==> inputs of v20 <==
// badicecream
module badicecream(input         Clk,                 
                             Reset,               
                             frame_clk,           
                input [10:0]   DrawX, DrawY ,    
				input [15:0]   keycode,				  
               	output logic is_BI	,			 
				output logic [10:0] BI_X, BI_Y,
				input logic up_wall, down_wall , left_wall, right_wall,
				output logic [10:0] BI_X_Pos, BI_Y_Pos,
				output logic [5:0] BI_BlkX_Pos, BI_BlkY_Pos
              );
clock: 11.7 ns
lec_check: 0
cap_margin: 35
cell_pad_in_sites_detail_placement: 2
core_margin: 5
core_utilization: 27
cts_cluster_size: 10
gpl_routability_driven: 0
min_routing_layer: met2
slew_margin: 20
tns_end_percent: 60
run.sh (not shown) runs the stock make flow with config.mk's settings and CLKGATE_MAP_FILE=.
==> inputs of v13, as changes to v20 <==
==> flow/config.mk (replaced) <==
export PLATFORM = sky130hd
export DESIGN_NAME = badicecream
export DESIGN_NICKNAME = badicecream
export VERILOG_FILES = /design/flow/design.v
export SDC_FILE = /design/flow/constraint.sdc
export NUM_CORES = 4
export LEC_CHECK = 0
export ABC_AREA = 1
export CAP_MARGIN = 20
export CORE_MARGIN = 2
export CORE_UTILIZATION = 72
export CTS_CLUSTER_DIAMETER = 391
export PLACE_DENSITY = 0.4
export SETUP_SLACK_MARGIN = -0.39
export SLEW_MARGIN = 20
==> flow/constraint.sdc (replaced) <==
create_clock -name core_clock -period 4.01 [get_ports {Clk}]
set_input_delay 0.8020 -clock core_clock [delete_from_list [all_inputs] [get_ports {Clk}]]
set_output_delay 0.8020 -clock core_clock [all_outputs]
set_load 0.01 [all_outputs]
==> results.ini <==
[synth]
syn_nets=1074
yosys-top-cells-area=dfxtp_1 21%, ha_1 16%, nand2_1 9.6%, inv_1 9.4%, a21oi_1 5.9%
ys_sh_adder=0.1837
synthMuxAreaShare=0
ys_sh_xor=0.04113

[floorplanning]
core_sq_um=8678
rows=34

[status]
haltStage=detailed placement (3_5_place_dp)
outcome=did not finish
tool.error=[ERROR DPL-0033] detailed placement checks failed during check placement.

That was v13.
==> results.ini <==
[status]
outcome=complete, no violations

[synth]
synthMuxAreaShare=0.03336
yosys-top-cells-area=dfxtp_1 23%, ha_1 17%, xnor2_1 6.1%, nor2_1 5.4%, inv_1 3.8%
ys_sh_adder=0.1956
syn_nets=864
synth-main-ff-cell=dfxtp_1

[final_timing]
fmax_mhz=94.53

[routing]
wl_met3_mm=7.839
wl_met2_mm=11.89

[final_layout]
sh_comb_area=0.5681

[floorplanning]
core_sq_um=21820
rows=54

[setup_path]
critPathKind=in -> out
critical_path.endpoint=BI_Y[3]

That was v20.

* * *

==> 01-10: inputs <==
==> flow/design.v <==
module badicecream(input         Clk,                 
                             Reset,               
                             frame_clk,           
                input [10:0]   DrawX, DrawY ,    
				input [15:0]   keycode,				  
               	output logic is_BI	,			 
				output logic [10:0] BI_X, BI_Y,
				input logic up_wall, down_wall , left_wall, right_wall,
				output logic [10:0] BI_X_Pos, BI_Y_Pos,
				output logic [5:0] BI_BlkX_Pos, BI_BlkY_Pos
              );
	enum logic[2:0] { 
					 right=3'b000, 
					 left=3'b001,
					 up=3'b010,
					 down=3'b011,
					 Halted=3'b100} Dir, Dir_in, Dir_delayed, Dir_delayed_in;
    parameter [10:0] BI_X_Corner = 11'd64;   
    parameter [10:0] BI_Y_Corner = 11'd95;   
    parameter [5:0] BI_Blk_X_Corner = 6'd1;   
    parameter [5:0] BI_Blk_Y_Corner = 6'd1;   
    parameter [10:0] BI_X_Step = 10'd1;       
    parameter [10:0] BI_Y_Step = 10'd1;       
    parameter  BI_sizeX = 6'd32;         
	parameter  BI_sizeY = 6'd48;
	logic [5:0] frame_counter, per_frame_counter;   
	logic [5:0] frame_counter_in, per_frame_counter_in;
	logic [5:0] pace_counter, pace_counter_in;
    logic [10:0] BI_X_Motion, BI_Y_Motion;
    logic [10:0] BI_X_Pos_in, BI_X_Motion_in, BI_Y_Pos_in, BI_Y_Motion_in;
	logic [5:0] BI_BlkX_Pos_in, BI_BlkY_Pos_in;
	logic [2:0] health;
	assign health = 3'd1;    
    logic frame_clk_delayed, frame_clk_rising_edge;
   always_ff @ (posedge Clk) 
	begin
        frame_clk_delayed <= frame_clk;
        frame_clk_rising_edge <= (frame_clk == 1'b1) && (frame_clk_delayed == 1'b0);
		if (Reset)
		begin
			frame_counter <= 6'b0;
			per_frame_counter <= 6'b0;
		end
		else
		begin
			frame_counter <= frame_counter_in;
			per_frame_counter <=  per_frame_counter_in;
		end
    end
	always_comb
	begin
		frame_counter_in = frame_counter;
		per_frame_counter_in = per_frame_counter;
		if (frame_clk_rising_edge)    
		begin
		per_frame_counter_in = per_frame_counter+6'b1;
		if((per_frame_counter) == 6'b000111)  
			begin
				per_frame_counter_in=6'b0;
				frame_counter_in = frame_counter+6'b1;
				if((frame_counter ) == 6'b100)  
				begin
					frame_counter_in=6'b0;
				end
			end
		end
	end
    always_ff @ (posedge Clk)
    begin
        if (Reset)
        begin
            BI_X_Pos <= BI_X_Corner;
            BI_Y_Pos <= BI_Y_Corner;
			BI_BlkX_Pos <= BI_Blk_X_Corner;
			BI_BlkY_Pos <= BI_Blk_Y_Corner;
            BI_X_Motion <= 10'd0;
            BI_Y_Motion <= 10'd0;
			pace_counter <= 6'd0;
				Dir <= Halted;
				Dir_delayed <= down;
        end
        else
        begin
			pace_counter <= pace_counter_in;
            BI_X_Pos <= BI_X_Pos_in;
            BI_Y_Pos <= BI_Y_Pos_in;
            BI_X_Motion <= BI_X_Motion_in;
            BI_Y_Motion <= BI_Y_Motion_in;
			BI_BlkX_Pos <= BI_BlkX_Pos_in;
			BI_BlkY_Pos <= BI_BlkY_Pos_in;
			Dir <= Dir_in;
			Dir_delayed <= Dir_delayed_in;
        end
    end
    always_comb
    begin
		pace_counter_in = pace_counter;
        BI_X_Pos_in = BI_X_Pos;
        BI_Y_Pos_in = BI_Y_Pos;
		BI_X_Motion_in = BI_X_Motion;
		BI_Y_Motion_in = BI_Y_Motion;
        BI_BlkX_Pos_in = BI_BlkX_Pos;    
        BI_BlkY_Pos_in = BI_BlkY_Pos;
		Dir_in = Dir;
		Dir_delayed_in = Dir_delayed;
		if(health != 0)
		begin
			if (frame_clk_rising_edge)
			begin
            	BI_X_Pos_in = BI_X_Pos + BI_X_Motion_in;
            	BI_Y_Pos_in = BI_Y_Pos + BI_Y_Motion_in;
				if (Dir == Halted)  
				begin
					if ((keycode[7:0] == 8'd26) || ((keycode[15:8] == 8'd26 )))  
					begin
						Dir_delayed_in = up;
						if(up_wall)
						begin
							BI_Y_Motion_in = 0;
							BI_X_Motion_in = 0;
							Dir_in = Halted;
						end
						else
						begin
							BI_Y_Motion_in = -BI_Y_Step;
							BI_X_Motion_in = 0;
							Dir_in = up;	
						end
					end
					else if (((keycode[7:0] == 8'd4) || keycode[15:8] == 8'd4 ))  
						begin
							Dir_delayed_in = left;
							if (left_wall)			
							begin
								BI_X_Motion_in = 0;
								BI_Y_Motion_in = 0;
								Dir_in = Halted;
							end
							else
							begin
								BI_Y_Motion_in = 0;
								BI_X_Motion_in = -BI_X_Step;
								Dir_in = left;
							end
						end
					else if((keycode[7:0] == 8'd22) || ((keycode[15:8] == 8'd22 )))  
						begin
							Dir_delayed_in = down;
							if (down_wall) 
							begin
								BI_Y_Motion_in = 0;
								BI_X_Motion_in = 0;
							Dir_in = Halted;
							end
							else
							begin
								BI_Y_Motion_in = BI_Y_Step;
								BI_X_Motion_in = 0;
								Dir_in = down;
							end
						end
					else if (((keycode[7:0]) == 8'd7) || ((keycode[15:8]) == 8'd7))  
						begin
							Dir_delayed_in = right;
							if(right_wall) 
							begin
								BI_X_Motion_in = 0;
								BI_Y_Motion_in = 0;
								Dir_in = Halted;
							end
							else
							begin
								BI_Y_Motion_in = 0;
								BI_X_Motion_in = BI_X_Step;
								Dir_in = right;	
							end
						end
					else
						begin              
						end
				end
				else  
				begin
					pace_counter_in = pace_counter + 6'd1;
					if(pace_counter == 6'd31)
					begin
						pace_counter_in = 6'd0;
						case(Dir)
							left:
							begin
								BI_BlkX_Pos_in = BI_BlkX_Pos -1;
							end
							right:
							begin
								BI_BlkX_Pos_in = BI_BlkX_Pos +1;
							end
							up:
							begin
								BI_BlkY_Pos_in = BI_BlkY_Pos -1;
							end
							down:
							begin
								BI_BlkY_Pos_in = BI_BlkY_Pos +1;
							end
							default:
							begin
								BI_BlkY_Pos_in = 0;  
							end
						endcase
						Dir_in = Halted;
						BI_Y_Motion_in = 0;
						BI_X_Motion_in = 0;						
					end
				end
			end
        end
    end
    int DistX, DistY, Size;
    assign DistX = DrawX - BI_X_Pos;
    assign DistY = DrawY - BI_Y_Pos;
    always_comb begin
		   if (DistX < BI_sizeX && DistX >= 0 && DistY<=0 && -DistY < BI_sizeY)
		  begin
        is_BI = 1'b1;
				BI_X = DrawX - BI_X_Pos+({5'b0, frame_counter}*32);
				BI_Y = DrawY - BI_Y_Pos+BI_sizeY-1+ Dir_delayed_in*48;
		  end
        else
		  begin
        is_BI = 1'b0;
				BI_X = 0;
				BI_Y = 0;
        end
    end
endmodule
==> flow/run.sh <==
#!/bin/bash
# the make line also repeats each setting of config.mk as NAME=value (left out here)
make -C /OpenROAD-flow-scripts/flow DESIGN_CONFIG=/design/flow/config.mk WORK_HOME=/design/flow/orfs CLKGATE_MAP_FILE= finish
==> flow/config.mk <==
export PLATFORM = sky130hd
export DESIGN_NAME = badicecream
export DESIGN_NICKNAME = badicecream
export VERILOG_FILES = /design/flow/design.v
export SDC_FILE = /design/flow/constraint.sdc
export NUM_CORES = 4
export LEC_CHECK = 0
export CAP_MARGIN = 40
export CORE_MARGIN = 2
export CORE_UTILIZATION = 65
export CTS_CLUSTER_DIAMETER = 38
export MAX_ROUTING_LAYER = met4
export SETUP_SLACK_MARGIN = 0.2
export SLEW_MARGIN = 20
==> flow/constraint.sdc <==
create_clock -name core_clock -period 5.54 [get_ports {Clk}]
set_input_delay 1.1080 -clock core_clock [delete_from_list [all_inputs] [get_ports {Clk}]]
set_output_delay 1.1080 -clock core_clock [all_outputs]
set_load 0.01 [all_outputs]
==> inputs of 11-03, as changes to 01-10 <==
Settings changed: CAP_MARGIN 40 to 20, CORE_UTILIZATION 65 to 40, CTS_CLUSTER_DIAMETER 38 to not set, MAX_ROUTING_LAYER met4 to not set, SETUP_SLACK_MARGIN 0.2 to not set, SLEW_MARGIN 20 to 40.
==> flow/constraint.sdc (replaced) <==
create_clock -name core_clock -period 11.9 [get_ports {Clk}]
set_input_delay 2.3800 -clock core_clock [delete_from_list [all_inputs] [get_ports {Clk}]]
set_output_delay 2.3800 -clock core_clock [all_outputs]
set_load 0.01 [all_outputs]
==> results <==
quantity                                                                       11-03                      01-10
Post-CTS Resized                                                                   0                        180
Die area                                                                 16,000 um^2                10,020 um^2
Worst slack after detailed placement                                        1.383 ns                  -2.132 ns
# Post-CTS Setup Buffers                                                           0                         24
Cells after DPL                                                                1,002                      1,034
X dimension of the die                                                      126.5 um                   100.1 um
Vertical die dimension                                                      126.5 um                   100.1 um
Area of the core region                                                  14,590 um^2                  9109 um^2
FP Core Util                                                                  0.4113                     0.6588
Run status                                                  timing/DRC/antenna clean  aborted with a tool error
Stage where the flow stopped                                                       -             global routing
FP Rows                                                                           44                         35
Clock root buffer                                                          clkbuf_16                   clkbuf_8
HPWL after detailed placement                                               11.73 mm                   13.95 mm
Placed standard-cell area                                                  7186 um^2                  8075 um^2
Weighted congestion reported at the end of routability-driven placement       0.9008                     0.9162
